==> xenon <==
==> flow/design.v (excerpt) <==
module pwm_hw(
input clk,      			 
input reset,  			     
input red,                   
input green,                 
input blue,                  
output [19:0] Red_High_HW,   
output [19:0] Red_Low_HW,    
output [19:0] Green_High_HW, 
output [19:0] Green_Low_HW,  
output [19:0] Blue_High_HW,  
output [19:0] Blue_Low_HW    
             );
clock: 1.58 ns
lec_check: 0
cap_margin: 5
core_margin: 2
core_utilization: 71
cts_cluster_diameter: 356
cts_cluster_size: 40
setup_slack_margin: -0.1
slew_margin: 20
run.sh (not shown) runs the stock make flow with config.mk's settings and CLKGATE_MAP_FILE=.
==> inputs of harbor, as changes to xenon <==
==> flow/config.mk (replaced) <==
export PLATFORM = sky130hd
export DESIGN_NAME = pwm_hw
export DESIGN_NICKNAME = pwm_hw
export VERILOG_FILES = /design/flow/design.v
export SDC_FILE = /design/flow/constraint.sdc
export NUM_CORES = 4
export LEC_CHECK = 0
export CAP_MARGIN = 20
export CORE_MARGIN = 2
export CORE_UTILIZATION = 40
export CTS_CLUSTER_DIAMETER = 395
export CTS_CLUSTER_SIZE = 100
export PLACE_DENSITY = 0.6
export SETUP_SLACK_MARGIN = 0.35
export SLEW_MARGIN = 20
==> flow/constraint.sdc (replaced) <==
create_clock -name core_clock -period 2.0 [get_ports {clk}]
set_input_delay 0.4000 -clock core_clock [delete_from_list [all_inputs] [get_ports {clk}]]
set_output_delay 0.4000 -clock core_clock [all_outputs]
set_load 0.01 [all_outputs]
==> inputs of yarrow, as changes to xenon <==
==> flow/config.mk (replaced) <==
export PLATFORM = sky130hd
export DESIGN_NAME = pwm_hw
export DESIGN_NICKNAME = pwm_hw
export VERILOG_FILES = /design/flow/design.v
export SDC_FILE = /design/flow/constraint.sdc
export NUM_CORES = 4
export LEC_CHECK = 0
export CAP_MARGIN = 20
export CORE_MARGIN = 2
export CORE_UTILIZATION = 72
export CTS_CLUSTER_DIAMETER = 94
export CTS_CLUSTER_SIZE = 100
export PLACE_DENSITY_LB_ADDON = 0.05
export SETUP_SLACK_MARGIN = 0.38
export SLEW_MARGIN = 20
==> flow/constraint.sdc (replaced) <==
create_clock -name core_clock -period 1.32 [get_ports {clk}]
set_input_delay 0.2640 -clock core_clock [delete_from_list [all_inputs] [get_ports {clk}]]
set_output_delay 0.2640 -clock core_clock [all_outputs]
set_load 0.01 [all_outputs]
==> impl_metrics.env <==
# source this file to load flow results
export IMPL_chip_area_sq_um=19240
export IMPL_dp_hpwl_um=11350
export IMPL_status="timing/DRC/antenna clean"
export IMPL_pre_cts_slack_ns=0.04847
export IMPL_dp_cells=1052
export IMPL_rows=49
export IMPL_finalWeightedCongestion=0.7985
export IMPL_core_util_floorplan=0.4054
export IMPL_port_buffers=124
export IMPL_fp_dieW_um=138.7
Source of the figures above: harbor

==> impl_metrics.env <==
# yosys + openroad results
export IMPL_status="did not finish"
export IMPL_finalWeightedCongestion=0.8423
export IMPL_rows=36
export IMPL_lastStage="4_1_cts"
export IMPL_error_line="[ERROR DPL-0033] detailed placement checks failed during check placement."
export IMPL_pre_cts_slack_ns=-0.2766
export IMPL_fp_dieW_um=105.1
export IMPL_core_util_floorplan=0.7358
Source of the figures above: xenon

==> impl_metrics.env <==
# yosys + openroad results
export IMPL_syn_avg_cell_area_sq_um=10.32
export IMPL_ff_type="dfxtp_1"
export IMPL_synth_area_sq_um=7258
export IMPL_error_line="[ERROR FLW-0024] Place density exceeds 1.0 (current PLACE_DENSITY_LB_ADDON =  0.05). Please check if the value of  PLACE_DENSITY_LB_ADDON is between 0 and 0.99."
export IMPL_status="did not finish"
export IMPL_lastStage="3_3_place_gp"
export IMPL_fp_dieW_um=104.4
export IMPL_rows=36
export IMPL_xor_share=0.04344
export IMPL_area_leaders="dfxtp_1, mux2i_1, nor2b_1, xnor2_1, nor2_1"
export IMPL_top_cell_area_share=0.5047
export IMPL_chip_area_sq_um=10900
Source of the figures above: yarrow


---

==> run a <==
Starting RTL as in the previous note.
export LEC_CHECK = 0
export CAP_MARGIN = 20
export CORE_MARGIN = 2
export CORE_UTILIZATION = 52
export CTS_CLUSTER_DIAMETER = 340
export CTS_CLUSTER_SIZE = 100
export HOLD_SLACK_MARGIN = -0.05
export SLEW_MARGIN = 20
create_clock -name core_clock -period 2.0 [get_ports {clk}]
==> inputs of run b, as changes to run a <==
- ABC_AREA: unset -> 1
- CORE_UTILIZATION: 52 -> 72
- CTS_CLUSTER_DIAMETER: 340 -> 222
- HOLD_SLACK_MARGIN: -0.05 -> unset
- PLACE_DENSITY: unset -> 0.4
==> flow/constraint.sdc (replaced) <==
create_clock -name core_clock -period 1.36 [get_ports {clk}]
set_input_delay 0.2720 -clock core_clock [delete_from_list [all_inputs] [get_ports {clk}]]
set_output_delay 0.2720 -clock core_clock [all_outputs]
set_load 0.01 [all_outputs]
==> qor summary <==
Number of nets produced by synthesis: run b 925; run a 717
Number of cell rows: run b 36; run a 43
Die boundary height: run b 103 um; run a 122 um
Yosys chip area: run b 7100 um^2; run a 7260 um^2
Area fraction in compound gates after synthesis: run b 0.203; run a 0.0247
Final Wtd Congestion: run b 0.949; run a 0.793
Adder and majority gate portion of the synthesized area: run b 0.0159; run a 0.0155
Post-placement worst setup slack: run b -0.493 ns; run a 0.0381 ns
Post-Syn Instances: run b 911; run a 703
Number of cells in the design after placement: run b 1163; run a 1001
Area after detailed placement: run b 8650 um^2; run a 8850 um^2
Count of cell types in the netlist: run b 22; run a 33
Multiplexer share: run b 0; run a 0.172
Yosys xor share: run b 0; run a 0.0434
Initial Util: run b 0.733; run a 0.527
Root Buffer: run b clkbuf_8; run a clkbuf_16
Core area: run b 9680 um^2; run a 13800 um^2
Share of Yosys cell area claimed by the top area cell type: run b 0.516; run a 0.505
Placed wire-length estimate: run b 14.2 mm; run a 11.0 mm
Post-CTS setup repair buffer count: run b 7; run a 0
Status: run b did not finish; run a finished clean
Failing step: run b 5_1_grt; run a -
Yosys stat cell total: run b 911; run a 703
